## red
==> flow/design.v <==
`timescale 1ns / 1ps
module BlockA(
	input a,
	input b,
	input c_in,
	output s,
	output g,
	output p
	);
assign s = a ^ b ^ c_in;
assign g = a & b;
assign p = a | b;
endmodule
module BlockB(
	input c_in,
	input G_ij,
	input G_jk,
	input P_ij,
	input P_jk,
	output c_pass,
	output c_out,
	output G_out,
	output P_out
	);
assign G_out = G_jk | (P_jk & G_ij);
assign P_out = P_jk & P_ij;
assign c_pass = c_in;
assign c_out = G_ij | (P_ij & c_in);
endmodule
`timescale 1ns / 1ps
module EightBitAdder(
    input [7:0] a,
    input [7:0] b,
	 input carry_in,
    output [7:0] s,
    output carry_out
    );
		wire c [0:14];
		wire g [0:14];
		wire p [0:14];
		assign c[14] = carry_in;
		assign carry_out = g[14]|(p[14]&carry_in);
		generate
		genvar i;
			for(i = 0; i<8; i = i+1)
			begin: Block_Generator
				BlockA A(
					.a(a[i]),
					.b(b[i]),
					.s(s[i]),
					.g(g[i]),
					.p(p[i]),
					.c_in(c[i])
					);
				if	(i < 7)
					BlockB B(
						.c_in(c[i+8]),
						.c_pass(c[2*i]),
						.c_out(c[2*i+1]),
						.G_ij(g[2*i]),
						.G_jk(g[2*i+1]),
						.G_out(g[i+8]),
						.P_ij(p[2*i]),
						.P_jk(p[2*i+1]),
						.P_out(p[i+8])
						);
			end
		endgenerate
endmodule
`timescale 1ns / 1ps
module AddSubCLA129Bits(
		input [128:0] a,
		input [128:0] b,
		input add_sub,
		output [128:0] s,
		output carry_out
		);
		wire c [0:254];
		wire g [0:254];
		wire p [0:254];
		wire b_add_sub [128:0];
		wire [1:0] g_con, p_con;
		wire c_con;
		assign carry_out = (g_con[1]|(p_con[1]&add_sub))^add_sub;
		generate
		genvar i;
			for(i = 0; i<129; i = i+1)
			begin: Block_Generator
				if (i < 128)
					BlockA A(
						.a(a[i]),
						.b(b_add_sub[i]),
						.s(s[i]),
						.g(g[i]),
						.p(p[i]),
						.c_in(c[i])
						);
				if	(i < 127)
					BlockB B(
						.c_in(c[i+128]),
						.c_pass(c[2*i]),
						.c_out(c[2*i+1]),
						.G_ij(g[2*i]),
						.G_jk(g[2*i+1]),
						.G_out(g[i+128]),
						.P_ij(p[2*i]),
						.P_jk(p[2*i+1]),
						.P_out(p[i+128])
						);
				assign b_add_sub[i] = b[i]^add_sub;
			end
		endgenerate
		BlockA LastBit_A(
			.a(a[128]),
			.b(b_add_sub[128]),
			.s(s[128]),
			.g(g_con[0]),
			.p(p_con[0]),
			.c_in(c_con)
			);
		BlockB B_08(
			.c_in(add_sub),
			.c_pass(c[254]),
			.c_out(c_con),
			.G_ij(g[254]),
			.G_jk(g_con[0]),
			.G_out(g_con[1]),
			.P_ij(p[254]),
			.P_jk(p_con[0]),
			.P_out(p_con[1])
			);
endmodule
`timescale 1ns / 1ps
module SequentialNonrestoringDivider128Bit(
    input [127:0] dividend_q,
    input [127:0] divisor_m,
    input clk,
	 input reset_n,
    output [127:0] quotient,
	 output [127:0] remainder,
	 output done
    );
	parameter [2:0] 	START = 3'b000,
							SHIFT = 3'b001,
							ACCUM = 3'b010,
							FIX_REMAINDER = 3'b011,
							DONE = 3'b100;
	reg [2:0] state;
	reg [7:0] count;
	reg [127:0] q_shift;
	reg [129:0] a_shift;
	reg add_sub_control;
	wire [129:0] add_sub_out;
	wire [7:0] count_plusone;
	EightBitAdder count_inc (
		.a(count),
		.b(8'b0),
		.carry_in(1'b1),
		.s(count_plusone),
		.carry_out()
		);
	wire add_sub_carry;
	AddSubCLA129Bits add_sub (
		.a(a_shift[128:0]), 
		.b({1'b0, divisor_m}), 
		.add_sub(add_sub_control), 
		.s(add_sub_out[128:0]), 
		.carry_out(add_sub_carry)
		);
	assign add_sub_out[129] = a_shift[129] ^ add_sub_carry;
	always @(posedge clk or negedge reset_n)
	begin
		if (!reset_n) 
			state <= START;
		else
		begin
			case (state)
				START: 			begin
									q_shift <= dividend_q;
									a_shift <= 130'h0;
									add_sub_control <= 1;
									count <= 8'h00;
									state <= SHIFT;
									end
				SHIFT: 			begin
									count <= count + 1;
									{a_shift, q_shift} <= {a_shift[128:0], q_shift, 1'b0};
									state <= ACCUM;
									end
				ACCUM:			begin
									a_shift <= add_sub_out[129:0];
									if (add_sub_out[129])
										begin
										add_sub_control <= 0;
										q_shift[0] <= 0;
										end
									else
										begin
										add_sub_control <= 1;
										q_shift[0] <= 1;
										end
									state <= (count == 8'b10000000)? FIX_REMAINDER : SHIFT;
									end
				FIX_REMAINDER:	begin
									if (a_shift[129])
										begin
										add_sub_control <= 0;
										a_shift <= add_sub_out[129:0];
										state <= FIX_REMAINDER;
										end
									else
										begin
										state <= DONE;
										end
									end
				DONE:				begin
									state <= DONE;
									end
			endcase
		end
	end
	assign done = state[2];
	assign quotient = q_shift;
	assign remainder = a_shift[127:0];
endmodule
clock: 3.54 ns
lec_check: 0
cap_margin: 20
core_margin: 2
core_utilization: 59
slew_margin: 20
run.sh (not shown) runs the stock make flow with config.mk's settings and CLKGATE_MAP_FILE=.
In red the implementation ran to completion but is not tape-out ready, as the final checks report negative setup slack.
diff inputs: red => blue
- CORE_UTILIZATION now 72, was 59
- CTS_CLUSTER_SIZE now 85, previously not set
- CTS_CLUSTER_DIAMETER now 94, previously not set
- ABC_AREA now 1, previously not set
- the clock period (ns, I/O delays scaled along) now 3.27, was 3.54
## What came out
blue never completed, since it errored out during global routing (5_1_grt). In the flow results for red and blue, the area share of fa/ha/maj cells after synthesis is smaller on blue. Yosys cell count, red and blue, lower one = red. Looking only at die extent in x, and setting everything else aside, the higher value of red and blue goes to red.
Modified inputs, green compared to blue
- ABC_AREA: 1 -> unset
- CTS_CLUSTER_SIZE: 85 -> unset
- CORE_UTILIZATION: 72 -> 66
- CTS_CLUSTER_DIAMETER: 94 -> unset
- the clock period (ns, I/O delays scaled along): 3.27 -> 4.29
Findings:
Row starting density of the core: green lower / blue higher. Tool error ODB-0269 stopped green during global routing (5_1_grt); no final results. Compare green and blue | distinct cell type count of the synthesized netlist higher: green. Between green and blue, post-synthesis share of cell area spent on and, or, nand and nor gates is higher for blue, green comes in under that. green against blue: number of resized instances in the post-cts repair step went up, horizontal die dimension went up, post-synth design cell area went down, total placed instance area did not really move.
Here is what was changed in the inputs of orange compared with green.
- CTS_CLUSTER_SIZE newly set to 57
- CORE_UTILIZATION changed from 66 to 63
- the clock period (ns, I/O delays scaled along) changed from 4.29 to 4.46
Findings:
- In the summary table, green is marked failed, with error ODB-0269 raised in global routing (5_1_grt).
- [orange] flow finished | final checks: failed | reasons: negative setup slack
- Changes observed in orange relative to green: core outline area increased by 5.5% relative to the old numbers; CTS H-tree depth increased by 1 relative to the old numbers; number of buffers added by the clock tree synthesis step increased by 3 relative to the old numbers; post-placement cell count increased by 1.1% relative to the old numbers.
- Across both runs, die size was higher for orange than for green.
- Between green and orange, the flow reports count of cells resized by post-cts repair decreasing by more than half.

---

== sierra ==
Starts from the design.v that is shown in full above.
clock: 4.46 ns
lec_check: 0
cap_margin: 20
core_margin: 2
core_utilization: 66
max_routing_layer: met4
slew_margin: 20
What ended sierra was a tool error in global routing; the run never finished.
[inputs] indigo vs sierra
-- flow/config.mk --
<<< sierra, line 8
export CAP_MARGIN = 20
export CORE_MARGIN = 2
export CORE_UTILIZATION = 66
export MAX_ROUTING_LAYER = met4
export SLEW_MARGIN = 20
>>> indigo, line 8
export CAP_MARGIN = 20
export CORE_MARGIN = 2
export CORE_UTILIZATION = 15
export SLEW_MARGIN = 20
==> flow/constraint.sdc <==
create_clock -name core_clock -period 5.26 [get_ports {clk}]
set_input_delay 1.0520 -clock core_clock [delete_from_list [all_inputs] [get_ports {clk}]]
set_output_delay 1.0520 -clock core_clock [all_outputs]
set_load 0.01 [all_outputs]
indigo: flow completed, timing, DRC and antenna clean. Between sierra and indigo, the flow reports weighted congestion at the end of routability-driven global placement decreasing by more than 10%. indigo ended with more worst slack after detailed placement than sierra. As far as number of distinct library cells after synthesis goes, sierra and indigo are indistinguishable; the numbers are identical. Compared with sierra, instance area after placement in indigo increased by a few percent. NOTE: overall die width in indigo exceeds that of sierra.
### indigo -> fjord
-- flow/config.mk --
<<< indigo, line 8
export CAP_MARGIN = 20
export CORE_MARGIN = 2
export CORE_UTILIZATION = 15
export SLEW_MARGIN = 20
>>> fjord, line 8
export CAP_MARGIN = 20
export CORE_MARGIN = 2
export CORE_UTILIZATION = 40
export SLEW_MARGIN = 20
Findings:
- Side by side, critical path depth turned out lower in fjord than in indigo.
- Relative to indigo, the sequential share of cell area of fjord is higher by 1.9 points.
- fjord vs indigo, capture point of the critical path: a_shift[119] vs a_shift[127]
- fjord vs. indigo: net switching power of the design shows a reduction of 8.1%, setup slack shows an increase of 0.074 ns, sequential cell fraction of total power rose by 2.5 points.
- Per the comparison of fjord with indigo, post-route total power down 6.0%, fmax now sits higher, wire length lower, met1 track utilization from global routing grew by 15 points.
- In fjord, die size is lower than in indigo.
What willow does differently from fjord at the input level:
-- flow/config.mk --
<<< fjord, line 6
export NUM_CORES = 4
export LEC_CHECK = 0
export CAP_MARGIN = 20
export CORE_MARGIN = 2
export CORE_UTILIZATION = 40
export SLEW_MARGIN = 20
>>> willow, line 6
export NUM_CORES = 4
export LEC_CHECK = 0
export ABC_AREA = 1
export CAP_MARGIN = 20
export CORE_MARGIN = 2
export CORE_UTILIZATION = 70
export CTS_CLUSTER_DIAMETER = 206
export CTS_CLUSTER_SIZE = 71
export SLEW_MARGIN = 20
==> flow/constraint.sdc <==
create_clock -name core_clock -period 2.84 [get_ports {clk}]
set_input_delay 0.5680 -clock core_clock [delete_from_list [all_inputs] [get_ports {clk}]]
set_output_delay 0.5680 -clock core_clock [all_outputs]
set_load 0.01 [all_outputs]
### Flow results
Run status, willow: aborted in clock tree synthesis, error DPL-0038
On synthesized cell area, fjord beats willow.
willow against fjord: yosys synthesis chip area has increased, die area dropped 42%, floorplan core area now smaller, die width decreased by about 24% relative to the old numbers.
Diff fjord -> willow: per-instance average area after synthesis has decreased, post-synthesis cell count from yosys saw an increase, cell row count went down about 24%.
fjord → willow: count of library flops with an enable pin roughly the same, count of cell types in the netlist lower.
Inputs modified between willow and violet:
==> flow/config.mk <==
export PLATFORM = sky130hd
export DESIGN_NAME = SequentialNonrestoringDivider128Bit
export DESIGN_NICKNAME = SequentialNonrestoringDivider128Bit
export VERILOG_FILES = /design/flow/design.v
export SDC_FILE = /design/flow/constraint.sdc
export NUM_CORES = 4
export LEC_CHECK = 0
export CAP_MARGIN = 20
export CORE_MARGIN = 2
export CORE_UTILIZATION = 66
export MAX_ROUTING_LAYER = met4
export SLEW_MARGIN = 20
==> flow/constraint.sdc <==
create_clock -name core_clock -period 4.44 [get_ports {clk}]
set_input_delay 0.8880 -clock core_clock [delete_from_list [all_inputs] [get_ports {clk}]]
set_output_delay 0.8880 -clock core_clock [all_outputs]
set_load 0.01 [all_outputs]
==> comparison <==
Run status, violet: aborted in global routing, error GRT-0232
Diff willow -> violet | sequential share of the synthesized area | increase of 0.38 points
Comparing minimum setup slack after placement for violet and willow, the bigger number came from violet.
Taking willow as the reference, in violet horizontal die size increased by 2.4% relative to the old numbers, number of rows in the core area has increased.
> inputs changed (violet -> xenon)
-- flow/config.mk --
<<< violet, line 8
export CAP_MARGIN = 20
export CORE_MARGIN = 2
export CORE_UTILIZATION = 66
export MAX_ROUTING_LAYER = met4
export SLEW_MARGIN = 20
>>> xenon, line 8
export CAP_MARGIN = 20
export CORE_MARGIN = 2
export CORE_UTILIZATION = 68
export CTS_CLUSTER_SIZE = 35
export SLEW_MARGIN = 20
Notes after the runs:
- Half-perimeter wire length after placement (violet / xenon): 0.925
- xenon: DPL-0033 in clock tree synthesis -> run aborted
- Summary: die area, xenon better than violet
- Floorplan die height shrinks slightly when moving from violet to xenon.
- Number of synthesized flops with an enable pin across violet and xenon: no real change.

---

// SequentialNonrestoringDivider128Bit: RTL as listed in full above, without the edits since
==> flow/config.mk <==
export PLATFORM = sky130hd
export DESIGN_NAME = SequentialNonrestoringDivider128Bit
export DESIGN_NICKNAME = SequentialNonrestoringDivider128Bit
export VERILOG_FILES = /design/flow/design.v
export SDC_FILE = /design/flow/constraint.sdc
export NUM_CORES = 4
export LEC_CHECK = 0
export ABC_AREA = 1
export CAP_MARGIN = 20
export CORE_ASPECT_RATIO = 0.5
export CORE_MARGIN = 2
export CORE_UTILIZATION = 71
export CTS_CLUSTER_DIAMETER = 374
export CTS_CLUSTER_SIZE = 99
export PLACE_DENSITY = 0.42
export SETUP_SLACK_MARGIN = 1.21
export SLEW_MARGIN = 20
export TNS_END_PERCENT = 15
==> flow/constraint.sdc <==
create_clock -name core_clock -period 4.28 [get_ports {clk}]
set_input_delay 0.8560 -clock core_clock [delete_from_list [all_inputs] [get_ports {clk}]]
set_output_delay 0.8560 -clock core_clock [all_outputs]
set_load 0.01 [all_outputs]
The first run stopped in global routing, error ODB-0269.
==> next run, changes <==
ABC_AREA = unset   (was 1)
CORE_ASPECT_RATIO = unset   (was 0.5)
CORE_UTILIZATION = 72   (was 71)
CTS_CLUSTER_DIAMETER = unset   (was 374)
CTS_CLUSTER_SIZE = unset   (was 99)
PLACE_DENSITY = unset   (was 0.42)
SETUP_SLACK_MARGIN = unset   (was 1.21)
TNS_END_PERCENT = unset   (was 15)
clock period = 3.27 ns   (was 4.28 ns; I/O delays follow)
Result: With this change the flow never finished: it broke off in detailed placement. Synthesized cell count fell by 4.1%. Synthesized area fell by 1.0%. Die area fell by 2.6%.
==> next run, changes <==
ABC_AREA = 1   (was unset)
CTS_CLUSTER_DIAMETER = 94   (was unset)
CTS_CLUSTER_SIZE = 85   (was unset)
PLACE_DENSITY = 0.4   (was unset)
SETUP_SLACK_MARGIN = 0.8   (was unset)
The changed run stopped in clock tree synthesis.
Die area increases by 0.99%.
Area after synthesis increases by 1.0%.
Synthesized cell count rises by 4.3%.
==> next run, changes <==
ABC_AREA = unset   (was 1)
CORE_UTILIZATION = 66   (was 72)
CTS_CLUSTER_DIAMETER = unset   (was 94)
CTS_CLUSTER_SIZE = 57   (was 85)
PLACE_DENSITY = unset   (was 0.4)
SETUP_SLACK_MARGIN = unset   (was 0.8)
clock period = 3.91 ns   (was 3.27 ns; I/O delays follow)
Now the flow stopped in global routing.
Die area rose by a little under a tenth.
Area after synthesis fell slightly.
Synthesized cell count fell by a few percent.

---

job 8515:
Starts from the design.v that is shown in full above.
==> flow/config.mk <==
export PLATFORM = sky130hd
export DESIGN_NAME = SequentialNonrestoringDivider128Bit
export DESIGN_NICKNAME = SequentialNonrestoringDivider128Bit
export VERILOG_FILES = /design/flow/design.v
export SDC_FILE = /design/flow/constraint.sdc
export NUM_CORES = 4
export LEC_CHECK = 0
export ABC_AREA = 0
export CAP_MARGIN = 0
export CORE_MARGIN = 2
export CORE_UTILIZATION = 70
export CTS_CLUSTER_DIAMETER = 103
export PLACE_DENSITY = 0.35
export SLEW_MARGIN = 20
==> flow/constraint.sdc <==
create_clock -name core_clock -period 3.54 [get_ports {clk}]
set_input_delay 0.7080 -clock core_clock [delete_from_list [all_inputs] [get_ports {clk}]]
set_output_delay 0.7080 -clock core_clock [all_outputs]
set_load 0.01 [all_outputs]
For job 8515, the flow was terminated by a tool error in 4_1_cts and produced no final design.
Modified inputs, job 8831 compared to job 8515
Settings: ABC_AREA removed (was 0); CTS_CLUSTER_DIAMETER removed (was 103); CAP_MARGIN changed from 0 to 20; CORE_UTILIZATION changed from 70 to 66; PLACE_DENSITY removed (was 0.35); HOLD_SLACK_MARGIN newly set to -0.08; the clock period (ns, I/O delays scaled along) changed from 3.54 to 4.44.
Findings:
Area share of and/or/nand/nor cells after synthesis: job 8515 vs job 8831 identical
Job 8831 vs. job 8515: mean area per synthesized cell neither gained nor lost much, row count went up 3.2%.
Diff job 8515 -> job 8831: share of the yosys chip area belonging to registers did not really move; die footprint went up; pre-CTS setup slack went up; net count after synthesis did not really move.
Of job 8831 and job 8515, it is job 8831 that has the lower cell area after placement.
As far as post-synthesis chip area from yosys goes, job 8515 and job 8831 are indistinguishable; the numbers are identical.
The cell count after placement number comes out higher for job 8515 vs job 8831.
5_1_grt: job 8831 exited with error
Input-level comparison between job 4247 and job 8831:
Settings: an added CTS_CLUSTER_SIZE of 33; a deleted HOLD_SLACK_MARGIN that had been -0.08; a change of CORE_UTILIZATION from 66 to 70; an added MAX_ROUTING_LAYER of met4; a change of the clock period (ns, I/O delays scaled along) from 4.44 to 4.46.
==> results <==
- FAIL job 4247 @ 4_1_cts: tool exited with error
- Tool error GRT-0232 stopped job 8831 during 5_1_grt; no final results.
- Between job 4247 and job 8831, the post-placement cell count is lower for job 4247.
- Comparing the two runs side by side, job 4247 comes out ahead of job 8831 on core area.
- Die height on job 4247 is down relative to job 8831.
Power and IR drop assume default switching activity.
